==> inputs of run a <==
==> flow/design.v <==
module axi_stream_insert_header #(
    parameter DATA_WD = 32,
    parameter DATA_BYTE_WD = DATA_WD / 8,
    parameter BYTE_CNT_WD = $clog2(DATA_BYTE_WD)
) (
    input clk,
    input rst_n,
    input valid_in,
    input [DATA_WD-1 : 0] data_in,
    input [DATA_BYTE_WD-1 : 0] keep_in,
    input last_in,
    output ready_in,
    output valid_out,
    output [DATA_WD-1 : 0] data_out,
    output [DATA_BYTE_WD-1 : 0] keep_out,
    output last_out,
    input ready_out,
    input valid_insert,
    input [DATA_WD-1 : 0] header_insert,
    input [DATA_BYTE_WD-1 : 0] keep_insert,
    input [BYTE_CNT_WD : 0] byte_insert_cnt,
    output ready_insert
);
function [BYTE_CNT_WD:0]count_1;
    input [DATA_BYTE_WD-1:0] data_in;
    reg [BYTE_CNT_WD:0]cnt,n;
begin
    cnt=0;
    for (n=0;n<DATA_BYTE_WD; n=n+1) begin
        if(data_in[n])
            cnt = cnt+1'b1; 
            count_1 =cnt;
    end
end
endfunction
localparam IDEL = 4'b0001;
localparam HAEDER_INSERT = 4'b0010;
localparam WAIT = 4'b0100;
localparam IN_OUT = 4'b1000;
reg [3:0] current_state;
reg [3:0] next_state;
reg [BYTE_CNT_WD : 0] byte_insert_cnt_temp;
reg [DATA_BYTE_WD-1 : 0] keep_insert_temp;
reg [DATA_WD-1:0] mem [0:4];
reg [1:0] addr_in;
reg [1:0] addr_out;
reg[4:0] cnt_temp;
reg [DATA_BYTE_WD-1 : 0] keepin_last;
wire [BYTE_CNT_WD:0] keepin_last_count;
wire [4:0] out_cnt ;
reg [2*DATA_WD-1 : 0] data_out_reg;
reg [2*DATA_BYTE_WD-1 : 0] keep_out_reg;
reg last_out_reg;
reg [4:0]cnt_out_temp;
    assign keepin_last_count = count_1(keepin_last); 
    assign ready_in = (current_state == HAEDER_INSERT || current_state==IN_OUT)?1'b1:1'b0;
    assign ready_insert = (current_state == IDEL)?1'b1:1'b0;
    assign valid_out = (current_state == IN_OUT)?1'b1:1'b0;
    assign out_cnt = (keepin_last_count+byte_insert_cnt_temp>DATA_BYTE_WD)?cnt_temp+1'b1:cnt_temp; 
    always @(posedge clk or negedge rst_n) begin
        if(!rst_n)begin
            current_state <= IDEL;
        end else begin
            current_state <= next_state;
        end
    end
    always @(*) begin
        next_state = IDEL;
        case (current_state)
            IDEL:begin
                if(valid_insert && ready_insert) 
                    next_state = HAEDER_INSERT;
                else 
                    next_state = IDEL;     
            end
            HAEDER_INSERT:begin
                if(ready_out && addr_in == 2'd3) 
                    next_state = IN_OUT;
                else if(addr_in == 2'd3)
                    next_state = WAIT; 
                else
                    next_state = HAEDER_INSERT;     
            end
            WAIT:begin
                if(valid_in && ready_out) 
                    next_state = IN_OUT;
                else 
                    next_state = WAIT;     
            end
            IN_OUT:begin
                if(last_out) 
                    next_state = IDEL;
                else 
                    next_state = IN_OUT;     
            end
            default: next_state = IDEL;
        endcase    
    end
    always @(posedge clk or negedge rst_n) begin
        if(!rst_n)begin
            byte_insert_cnt_temp <= 'b0;
            keep_insert_temp <= 'b0;
        end else if(valid_insert && ready_insert) begin
            byte_insert_cnt_temp <= byte_insert_cnt; 
            keep_insert_temp <= keep_insert;
        end else begin
            byte_insert_cnt_temp <= byte_insert_cnt_temp;
            keep_insert_temp <= keep_insert_temp;
        end
    end
    integer k;
    always @(posedge clk or negedge rst_n) begin
        if(!rst_n)begin
            addr_in <= 2'd0;
            cnt_temp <= 5'b0;
            keepin_last <= 'b0; 
            for(k=0;k<=4;k=k+1) 
               mem[k] <= 32'b0;        
        end else if(valid_insert && ready_insert && addr_in==2'd0) begin 
            addr_in <= addr_in + 1'b1;
            mem[addr_in] <= header_insert;
            cnt_temp <= 5'b0;
            keepin_last <= 'b0;
        end else if (valid_in && ready_in && last_in) begin 
            addr_in <= addr_in + 1'b1;
            mem[addr_in] <= data_in;
            cnt_temp <= cnt_temp + 1'b1;
            keepin_last <= keep_in;
        end else if (valid_in && ready_in) begin 
            addr_in <= addr_in + 1'b1;
            mem[addr_in] <= data_in;
            cnt_temp <= cnt_temp + 1'b1;
            keepin_last <= keepin_last;
        end else begin
            addr_in <= addr_in;
            cnt_temp <= cnt_temp;
            keepin_last <= keepin_last;
        end
    end
    always @(posedge clk or negedge rst_n) begin
        if(!rst_n)begin
            data_out_reg <= 'b0;
            keep_out_reg <= 'b0;
            last_out_reg <= 1'b0;
            addr_out <= 'b0;
            cnt_out_temp <= 'b0;
        end else if((current_state==HAEDER_INSERT || current_state==WAIT) && next_state == IN_OUT) begin 
            data_out_reg <= {mem[addr_out],mem[addr_out+1]} << (DATA_BYTE_WD - byte_insert_cnt)*8;
            keep_out_reg <= {DATA_BYTE_WD{1'b1}};
            last_out_reg <= 1'b0;
            addr_out <= addr_out + 1'b1;
            cnt_out_temp <= cnt_out_temp+1'b1;
        end else if (valid_out && ready_out) begin
            data_out_reg <= {mem[addr_out],mem[addr_out+1]} << (DATA_BYTE_WD - byte_insert_cnt)*8; 
            addr_out <= addr_out + 1'b1;
            cnt_out_temp <= cnt_out_temp+1'b1;
            if (cnt_out_temp == out_cnt-1'b1) begin
            last_out_reg <= 1'b1;
            keep_out_reg <= {keep_insert_temp,keepin_last} << (DATA_BYTE_WD - byte_insert_cnt);            
            end else begin                                                                                                                                           
            last_out_reg <= 1'b0;
            keep_out_reg <= {DATA_BYTE_WD{1'b1}};               
            end
        end else begin
            data_out_reg <= data_out_reg;
            keep_out_reg <= keep_out_reg;
            last_out_reg <= 1'b0;
            addr_out <= 'b0;
            cnt_out_temp <= 'b0;
        end
    end
    assign data_out = data_out_reg[2*DATA_WD-1:DATA_WD];
    assign keep_out = (out_cnt == cnt_temp)?keep_out_reg[2*DATA_BYTE_WD-1:DATA_BYTE_WD]:keep_out_reg[DATA_BYTE_WD-1:0];
    assign last_out = last_out_reg;
endmodule
==> flow/run.sh <==
#!/bin/bash
# the make line also repeats each setting of config.mk as NAME=value (left out here)
make -C /OpenROAD-flow-scripts/flow DESIGN_CONFIG=/design/flow/config.mk WORK_HOME=/design/flow/orfs CLKGATE_MAP_FILE= finish
==> flow/config.mk <==
export PLATFORM = sky130hd
export DESIGN_NAME = axi_stream_insert_header
export DESIGN_NICKNAME = axi_stream_insert_header
export VERILOG_FILES = /design/flow/design.v
export SDC_FILE = /design/flow/constraint.sdc
export NUM_CORES = 4
export LEC_CHECK = 0
export CAP_MARGIN = 5
export CELL_PAD_IN_SITES_DETAIL_PLACEMENT = 0
export CORE_MARGIN = 7
export CORE_UTILIZATION = 16
export CTS_CLUSTER_SIZE = 98
export GPL_ROUTABILITY_DRIVEN = 0
export HOLD_SLACK_MARGIN = 0.28
export MAX_ROUTING_LAYER = met4
export MIN_ROUTING_LAYER = met1
export PLACE_DENSITY_LB_ADDON = 0.02
export SETUP_SLACK_MARGIN = 1.72
export SLEW_MARGIN = 25
==> flow/constraint.sdc <==
create_clock -name core_clock -period 6.2 [get_ports {clk}]
set_input_delay 1.2400 -clock core_clock [delete_from_list [all_inputs] [get_ports {clk}]]
set_output_delay 1.2400 -clock core_clock [all_outputs]
set_load 0.01 [all_outputs]
==> inputs of run b, as changes to run a <==
- CAP_MARGIN: 5 -> 20
- CELL_PAD_IN_SITES_DETAIL_PLACEMENT: 0 -> not set
- CORE_MARGIN: 7 -> 2
- CORE_UTILIZATION: 16 -> 72
- CTS_CLUSTER_SIZE: 98 -> not set
- GPL_ROUTABILITY_DRIVEN: 0 -> not set
- HOLD_SLACK_MARGIN: 0.28 -> not set
- MAX_ROUTING_LAYER: met4 -> not set
- MIN_ROUTING_LAYER: met1 -> not set
- PLACE_DENSITY_LB_ADDON: 0.02 -> not set
- SETUP_SLACK_MARGIN: 1.72 -> -0.27
- SLEW_MARGIN: 25 -> 20
==> flow/constraint.sdc (replaced) <==
create_clock -name core_clock -period 3.53 [get_ports {clk}]
set_input_delay 0.7060 -clock core_clock [delete_from_list [all_inputs] [get_ports {clk}]]
set_output_delay 0.7060 -clock core_clock [all_outputs]
set_load 0.01 [all_outputs]
==> inputs of run c, as changes to run a <==
- CAP_MARGIN: 5 -> 20
- CELL_PAD_IN_SITES_DETAIL_PLACEMENT: 0 -> not set
- CORE_MARGIN: 7 -> 2
- CORE_UTILIZATION: 16 -> 40
- CTS_CLUSTER_SIZE: 98 -> not set
- GPL_ROUTABILITY_DRIVEN: 0 -> not set
- HOLD_SLACK_MARGIN: 0.28 -> not set
- MAX_ROUTING_LAYER: met4 -> not set
- MIN_ROUTING_LAYER: met1 -> not set
- PLACE_DENSITY: not set -> 0.6
- PLACE_DENSITY_LB_ADDON: 0.02 -> not set
- SETUP_SLACK_MARGIN: 1.72 -> not set
- SLEW_MARGIN: 25 -> 20
==> flow/constraint.sdc (replaced) <==
create_clock -name core_clock -period 5.09 [get_ports {clk}]
set_input_delay 1.0180 -clock core_clock [delete_from_list [all_inputs] [get_ports {clk}]]
set_output_delay 1.0180 -clock core_clock [all_outputs]
set_load 0.01 [all_outputs]
==> impl_metrics.env <==
# implementation run metrics
export IMPL_status="finished clean"
export IMPL_setup_viol=0
export IMPL_setup_worst_path_end="keep_out[1]"
export IMPL_p_seq_frac=0.307
export IMPL_r2r_start="keepin_last[1]"
the above is filed under run c

==> impl_metrics.env <==
# implementation run metrics
export IMPL_setup_worst_path_end="keep_out[1]"
export IMPL_status="finished clean"
export IMPL_p_seq_frac=0.282
export IMPL_r2r_start="addr_out[0]"
export IMPL_setup_viol=0
the above is filed under run a

==> impl_metrics.env <==
# implementation run metrics
export IMPL_status="finished with violations"
export IMPL_failed_checks="negative setup slack"
export IMPL_r2r_start="keepin_last[0]"
export IMPL_postLayoutSetupSlackWorst_ns=-0.557
export IMPL_setup_worst_path_end="keep_out[2]"
export IMPL_setup_viol=13
the above is filed under run b

